## quartz
Design router_top, start of the top module:
module router_top (
    input clock,
    input resetn,
    input packet_valid,
    input [7:0] data_in,
    input read_enb_0, read_enb_1, read_enb_2,
    output [7:0] data_out_0, data_out_1, data_out_2,
    output vld_out_0, vld_out_1, vld_out_2,
    output err,
    output busy
);
    wire [7:0] dout;
    wire [2:0] write_enb;
    wire [2:0] soft_reset;
    wire write_enb_reg;
    wire [2:0] read_enb;
    wire [2:0] empty;
    wire [2:0] full;
    wire lfd_state;
    wire detect_add;
    wire ld_state;
    wire laf_state;
    wire full_state;
    wire fifo_full;
    wire rst_int_reg;
    wire parity_done;
    wire low_packet_valid;
    assign read_enb = {read_enb_2, read_enb_1, read_enb_0};
    router_fsm FSM (.clock(clock), .resetn(resetn), .packet_valid(packet_valid), .data_in(data_in), .parity_done(parity_done), .soft_reset_0(soft_reset[0]), .soft_reset_1(soft_reset[1]), .soft_reset_2(soft_reset[2]), .fifo_full(fifo_full), .low_packet_valid(low_packet_valid), .fifo_empty_0(empty[0]), .fifo_empty_1(empty[1]), .fifo_empty_2(empty[2]), .detect_add(detect_add), .ld_state(ld_state), .laf_state(laf_state), .lfd_state(lfd_state), .full_state(full_state), .write_enb_reg(write_enb_reg), .rst_int_reg(rst_int_reg), .busy(busy));
    router_register REG (.clock(clock), .resetn(resetn), .packet_valid(packet_valid), .data_in(data_in), .fifo_full(fifo_full), .detect_add(detect_add), .ld_state(ld_state), .laf_state(laf_state), .full_state(full_state), .lfd_state(lfd_state), .rst_int_reg(rst_int_reg), .err(err), .parity_done(parity_done), .low_packet_valid(low_packet_valid), .dout(dout));
  ...
For scale: ~2000 cells after synthesis, roughly 530 flip-flops, roughly 22000 sq um of cells after synthesis.
Settings: LEC_CHECK=0, ABC_AREA=1, CAP_MARGIN=20, CELL_PAD_IN_SITES_DETAIL_PLACEMENT=2, CELL_PAD_IN_SITES_GLOBAL_PLACEMENT=3, CORE_MARGIN=2, CORE_UTILIZATION=56, CTS_CLUSTER_DIAMETER=266, CTS_CLUSTER_SIZE=44, GPL_TIMING_DRIVEN=1, MAX_ROUTING_LAYER=met4, MIN_ROUTING_LAYER=met1, SLEW_MARGIN=20, TNS_END_PERCENT=95; clock period 3.25 ns.
run.sh (not shown) runs the stock make flow with config.mk's settings and CLKGATE_MAP_FILE=.
quartz did not run to completion, as it errored out during global placement without I/O (3_1_place_gp_skip_io).
The inputs of tundra differ from those of quartz as listed below.
- ABC_AREA removed (was 1)
- TNS_END_PERCENT removed (was 95)
- CELL_PAD_IN_SITES_DETAIL_PLACEMENT removed (was 2)
- CTS_CLUSTER_DIAMETER removed (was 266)
- CELL_PAD_IN_SITES_GLOBAL_PLACEMENT removed (was 3)
- CTS_CLUSTER_SIZE removed (was 44)
- MAX_ROUTING_LAYER removed (was met4)
- MIN_ROUTING_LAYER removed (was met1)
- CORE_UTILIZATION changed from 56 to 57
- GPL_TIMING_DRIVEN removed (was 1)
- the clock period (ns, I/O delays scaled along) changed from 3.25 to 4.1
==> results <==
- tundra went all the way through the flow, and no timing, DRC or antenna check failed.
- | floorplan net count | lower: tundra |
- Compared with quartz, in tundra area share of fa/ha/maj cells after synthesis shows no meaningful change; width of the die saw a decrease; post-synthesis share of cell area spent on and-or and or-and gates now sits lower; count of instantiated cells in the yosys netlist now smaller.
- Of tundra and quartz, it is tundra that has the higher initial standard-cell utilization of the core.
- On area inside the core boundary: tundra sits below quartz.
- Delta(area after synthesis, tundra - quartz) < 0
## Diff of input files: sierra against tundra
- ABC_AREA newly set to 1
- CORE_UTILIZATION changed from 57 to 72
- CTS_CLUSTER_SIZE newly set to 96
- the clock period (ns, I/O delays scaled along) changed from 4.1 to 1.98
--- outcome ---
- Data required time at the worst endpoint, tundra and sierra: smaller value in sierra
- For the total negative slack for setup checks, sierra came in 88.10 ns lower than tundra did.
- sierra against tundra: critical path buffer and inverter count has increased, yosys synthesis chip area has increased.
- Sort tundra and sierra by final cell count asc -> top: tundra
- [flow] sierra | stages: complete | final checks: fail | reason: setup timing
- Cell with the largest stage delay on the worst path: nand2_1 -> tundra, fa_2 -> sierra
- sierra has critical path depth above what tundra had.
- Minimum clock period after layout, tundra and sierra: larger value in tundra
Changes in indigo relative to sierra:
- CTS_CLUSTER_SIZE removed (was 96)
- CORE_UTILIZATION changed from 72 to 40
- ABC_AREA removed (was 1)
- the clock period (ns, I/O delays scaled along) changed from 1.98 to 3.57
--- outcome ---
indigo: PASS, flow complete, no timing, DRC or antenna violations
Against sierra as the reference, indigo delivers a lower count of clock-buffer cells in the layout.
The final reports for indigo and sierra show setup violation total in the final timing report lower in the former.
Summary — switching power as a share of total power, indigo relative to sierra: lower, by 9.3 points.
Comparing sierra and indigo, the higher detailed-route via count is on sierra.
The following lists how amber was set up differently from indigo:
- putting CTS_CLUSTER_SIZE at 31 where nothing was set
- putting SETUP_SLACK_MARGIN at 0.58 where nothing was set
- putting ABC_AREA at 0 where nothing was set
- swapping 40 for 68 in CORE_UTILIZATION
- swapping 3.57 for 1.98 in the clock period (ns, I/O delays scaled along)
### Flow results
Relative to indigo, fill cell instance count of the final layout has decreased by 71% in amber.
amber vs indigo, static leakage went up by about 12%.
Row count was lower in amber than in indigo.
Compared with indigo, wire length of the first global-routing pass in amber increased by more than 10%.
amber supports a higher top clock frequency than indigo.
The flow for amber finished, though final verification flagged setup timing.
Worst hold margin was higher in the run labelled indigo.
On clock latency on the worst-skew pair: between amber and indigo, it ends up lower for amber.

========
== zinc ==
Starting RTL as in the previous note.
Design router_top, start of the top module:
module router_top (
    input clock,
    input resetn,
    input packet_valid,
    input [7:0] data_in,
    input read_enb_0, read_enb_1, read_enb_2,
    output [7:0] data_out_0, data_out_1, data_out_2,
    output vld_out_0, vld_out_1, vld_out_2,
    output err,
    output busy
);
clock: 2.02 ns
lec_check: 0
abc_area: 1
cap_margin: 20
core_margin: 2
core_utilization: 72
cts_cluster_size: 31
place_density: 0.35
setup_slack_margin: 0.45
slew_margin: 20
zinc: complete, dirty (setup timing)
Input changes introduced in xenon (baseline for comparison: zinc):
--- a/flow/config.mk
+++ b/flow/config.mk
@@ -8 +7,0 @@
-export ABC_AREA = 1
@@ -12,3 +11 @@
-export CTS_CLUSTER_SIZE = 31
-export PLACE_DENSITY = 0.35
-export SETUP_SLACK_MARGIN = 0.45
+export SETUP_SLACK_MARGIN = -0.2
==> flow/constraint.sdc <==
create_clock -name core_clock -period 2.07 [get_ports {clock}]
set_input_delay 0.4140 -clock core_clock [delete_from_list [all_inputs] [get_ports {clock}]]
set_output_delay 0.4140 -clock core_clock [all_outputs]
set_load 0.01 [all_outputs]
## What came out
xenon | ERROR | global routing
Looking at number of setup buffers added after CTS, xenon sits above zinc.
Between zinc and xenon, multiplexer share of the synthesized area increased.
Across both runs, area fraction in and, or, nand and nor cells was lower for xenon than for zinc.
Against zinc, HPWL after detailed placement in xenon fell by more than 10%.
Die area | xenon < zinc
The lower post-synthesis share of cell area spent on and-or and or-and gates of zinc and xenon is in xenon.
Between zinc and xenon, the count of mapped cells out of synthesis is lower for xenon.
Diff xenon..zinc | count of state elements after synthesis | unchanged
What zinc reported for cell count after placement has to be multiplied by 0.74 to get the figure for xenon.

========
router_top again, from the RTL that the note above started with.
==> flow/config.mk <==
export PLATFORM = sky130hd
export DESIGN_NAME = router_top
export DESIGN_NICKNAME = router_top
export VERILOG_FILES = /design/flow/design.v
export SDC_FILE = /design/flow/constraint.sdc
export NUM_CORES = 4
export LEC_CHECK = 0
export ABC_AREA = 1
export CAP_MARGIN = 20
export CORE_MARGIN = 2
export CORE_UTILIZATION = 70
export CTS_CLUSTER_SIZE = 72
export SLEW_MARGIN = 20
==> flow/constraint.sdc <==
create_clock -name core_clock -period 1.98 [get_ports {clock}]
set_input_delay 0.3960 -clock core_clock [delete_from_list [all_inputs] [get_ports {clock}]]
set_output_delay 0.3960 -clock core_clock [all_outputs]
set_load 0.01 [all_outputs]
The starting point completed and failed the layout checks on setup timing.
Change:
CORE_UTILIZATION = 68   (was 70)
CTS_CLUSTER_SIZE = not set   (was 72)
clock period = 2.33 ns   (was 1.98 ns; I/O delays follow)
Effect:
- The changed run went through all stages and came out clean
- final cell count came out lower by a few percent
- power went down by about a fifth
- sequential power falls by about a fifth
- via count came out lower by roughly a tenth
- design area fell by a few percent
- critical path depth drops by 2
- synthesized area stays the same
- worst setup slack gains 0.47 ns
Change:
ABC_AREA = not set   (was 1)
CORE_UTILIZATION = 40   (was 68)
clock period = 2.15 ns   (was 2.33 ns; I/O delays follow)
What happened: The changed run finished with setup timing left. Design area grows by 0.76%. Worst setup slack is worse by 0.42 ns. Synthesized area decreases by 4.4%. Core utilization falls by 31 points. Final cell count decreases by 14%. Wire length went down by 9.1%.
Change:
CELL_PAD_IN_SITES_GLOBAL_PLACEMENT = 2   (was not set)
CTS_CLUSTER_SIZE = 96   (was not set)
clock period = 5.0 ns   (was 2.15 ns; I/O delays follow)
Outcome: This time the run went through all stages and came out clean; global-route usage went up by 0.73 points; power drops by 59%; clock skew fell by 0.0030 ns; setup slack gets better by 1.9 ns; clock power went down by 56%; routed wire length rose by 3.9%; clock-buffer cell count came out higher by 5; cell count falls by 7.1%; synthesized cell count stays the same; critical path depth does not change; final area drops by 7.4%.

========
## v6
Starting RTL as in the previous note.
export LEC_CHECK = 0
export CAP_MARGIN = 20
export CORE_MARGIN = 2
export CORE_UTILIZATION = 57
export SETUP_SLACK_MARGIN = -0.32
export SLEW_MARGIN = 20
export TNS_END_PERCENT = 5
create_clock -name core_clock -period 4.58 [get_ports {clock}]
Inputs modified between v6 and v7:
# v6
export LEC_CHECK = 0
export CAP_MARGIN = 20
export CORE_MARGIN = 2
export CORE_UTILIZATION = 57
export SETUP_SLACK_MARGIN = -0.32
export SLEW_MARGIN = 20
export TNS_END_PERCENT = 5
create_clock -name core_clock -period 4.58 [get_ports {clock}]
# v7
export LEC_CHECK = 0
export CAP_MARGIN = 20
export CORE_MARGIN = 2
export CORE_UTILIZATION = 66
export CTS_CLUSTER_DIAMETER = 338
export HOLD_SLACK_MARGIN = -0.04
export SETUP_SLACK_MARGIN = -0.32
export SLEW_MARGIN = 20
export TNS_END_PERCENT = 5
create_clock -name core_clock -period 4.61 [get_ports {clock}]
==> results <==
Going from v6 to v7, switching power share of the total held steady; routed wire length decreased by 770 um relative to the old numbers.
[compare] base=v6 new=v7: final setup skew about even; effective utilization at floorplan rose 9.3 points.

========
## v31
Starting RTL as in the previous note.
make LEC_CHECK=0 CAP_MARGIN=20 CORE_ASPECT_RATIO=0.8 CORE_MARGIN=2 CORE_UTILIZATION=41 GPL_TIMING_DRIVEN=0 PLACE_DENSITY_LB_ADDON=0.24 SETUP_SLACK_MARGIN=0.01 SLEW_MARGIN=20 TNS_END_PERCENT=35 finish   # period 4.48 ns
v31 completed; timing, DRC and antenna clean
The inputs of v57 differ from those of v31 as listed below.
--- a/flow/config.mk
+++ b/flow/config.mk
@@ -8,9 +8,5 @@
 export CAP_MARGIN = 20
-export CORE_ASPECT_RATIO = 0.8
 export CORE_MARGIN = 2
-export CORE_UTILIZATION = 41
-export GPL_TIMING_DRIVEN = 0
-export PLACE_DENSITY_LB_ADDON = 0.24
-export SETUP_SLACK_MARGIN = 0.01
+export CORE_UTILIZATION = 72
+export SETUP_SLACK_MARGIN = -0.2
 export SLEW_MARGIN = 20
-export TNS_END_PERCENT = 35
==> flow/constraint.sdc <==
create_clock -name core_clock -period 1.98 [get_ports {clock}]
set_input_delay 0.3960 -clock core_clock [delete_from_list [all_inputs] [get_ports {clock}]]
set_output_delay 0.3960 -clock core_clock [all_outputs]
set_load 0.01 [all_outputs]
Results
To summarise v57: no stage aborted, but the layout did not pass its checks, failing on negative setup slack.
Delta (v57 minus v31): buffer count from post-CTS setup fixing picked up an extra 24, detailed-route wire length up 63%, number of buffers created by CTS shows a reduction of 1, first-pass GRT wire length shows an increase of about 28%, total leakage power rose by 14%.
Cmp v57 vs v31: critical path required time lower in v57
v57 vs v31: setup-violating endpoint count in the final report up in v57
Via count of the first global-routing pass (lower): v31
Master of the slowest instance on the critical path: sky130_fd_sc_hd__a2111oi_2 -> v31, sky130_fd_sc_hd__nor4_4 -> v57
Sort v31 and v57 by fraction of power spent switching nets, ascending, and v31 comes first.
For v40, these inputs were changed with respect to v57:
--- a/flow/config.mk
+++ b/flow/config.mk
@@ -9,4 +9,3 @@
 export CORE_MARGIN = 2
-export CORE_UTILIZATION = 72
-export SETUP_SLACK_MARGIN = -0.2
+export CORE_UTILIZATION = 13
 export SLEW_MARGIN = 20
==> flow/constraint.sdc <==
create_clock -name core_clock -period 6.24 [get_ports {clock}]
set_input_delay 1.2480 -clock core_clock [delete_from_list [all_inputs] [get_ports {clock}]]
set_output_delay 1.2480 -clock core_clock [all_outputs]
set_load 0.01 [all_outputs]
## What came out
- Of v57 and v40, the lower final period utilization belongs to v40.
- Reported for v57 and v40, total of max-cap violations turned out identical to the last digit.
- Against v57, routed wire length in v40 fell by more than a quarter.
- Clock skew: v40 < v57
- Comparing v57 and v40, via count is higher on v57.
- From v57 to v40 the numbers moved as follows: setup TNS grew by 331.55 ns, first-pass GRT wire length shrank by about 18%, power shrank by about 70%, number of global-route vias before repair shrank by about 21%.
- From the logs: v57 reached the end of the flow and failed the layout checks with negative setup slack.
- v40 has completed all stages; timing, DRC and antenna checks passed.
For v58, these inputs were changed with respect to v40:
--- a/flow/config.mk
+++ b/flow/config.mk
@@ -9,3 +9,6 @@
 export CORE_MARGIN = 2
-export CORE_UTILIZATION = 13
+export CORE_UTILIZATION = 65
+export CTS_CLUSTER_DIAMETER = 338
+export SETUP_SLACK_MARGIN = -0.32
 export SLEW_MARGIN = 20
+export TNS_END_PERCENT = 5
==> flow/constraint.sdc <==
create_clock -name core_clock -period 4.71 [get_ports {clock}]
set_input_delay 0.9420 -clock core_clock [delete_from_list [all_inputs] [get_ports {clock}]]
set_output_delay 0.9420 -clock core_clock [all_outputs]
set_load 0.01 [all_outputs]
Notes after the runs:
- v58 completed end to end with timing, DRC and antenna clean.
- Non-filler instance count after layout, v58 and v40, lower one = v58.
- v58 ended up with a lower proportion of power drawn by the clock network than v40 did.
- Post-synth area from yosys stat: v58 vs v40 identical
- Clock-buffer cell count: v58 > v40
- Between v58 and v40, the hold slack does not differ in any meaningful way.
- Global-route usage (higher): v58
- Looking only at total core area, and setting everything else aside, the higher value of v58 and v40 goes to v40.
- Changes observed in v58 relative to v40: final area saw a decrease, number of nets with antenna violations after routing saw little to no change, total number of vias saw an increase, core utilization at floorplan saw an increase.

========
router_top again, from the RTL that the note above started with.
Settings: LEC_CHECK=0, CAP_MARGIN=20, CELL_PAD_IN_SITES_GLOBAL_PLACEMENT=0, CORE_MARGIN=2, CORE_UTILIZATION=70, CTS_CLUSTER_DIAMETER=34, CTS_CLUSTER_SIZE=44, GPL_TIMING_DRIVEN=1, MIN_ROUTING_LAYER=met1, SETUP_SLACK_MARGIN=0.78, SLEW_MARGIN=20, TNS_END_PERCENT=95; clock period 2.75 ns.
The first run never finished: it broke off in global routing.
Change:
- CELL_PAD_IN_SITES_GLOBAL_PLACEMENT: 0 -> not set
- CORE_UTILIZATION: 70 -> 57
- CTS_CLUSTER_DIAMETER: 34 -> not set
- CTS_CLUSTER_SIZE: 44 -> not set
- GPL_TIMING_DRIVEN: 1 -> not set
- MIN_ROUTING_LAYER: met1 -> not set
- SETUP_SLACK_MARGIN: 0.78 -> 0.81
- TNS_END_PERCENT: 95 -> not set
- clock period: 2.75 -> 2.84 ns (I/O delays scaled with it)
What happened: The changed run went through all stages and came out clean; synthesized cell count does not change; area after synthesis is unchanged; die area grows by 22%.
Power is estimated from default activity; no workload was simulated.
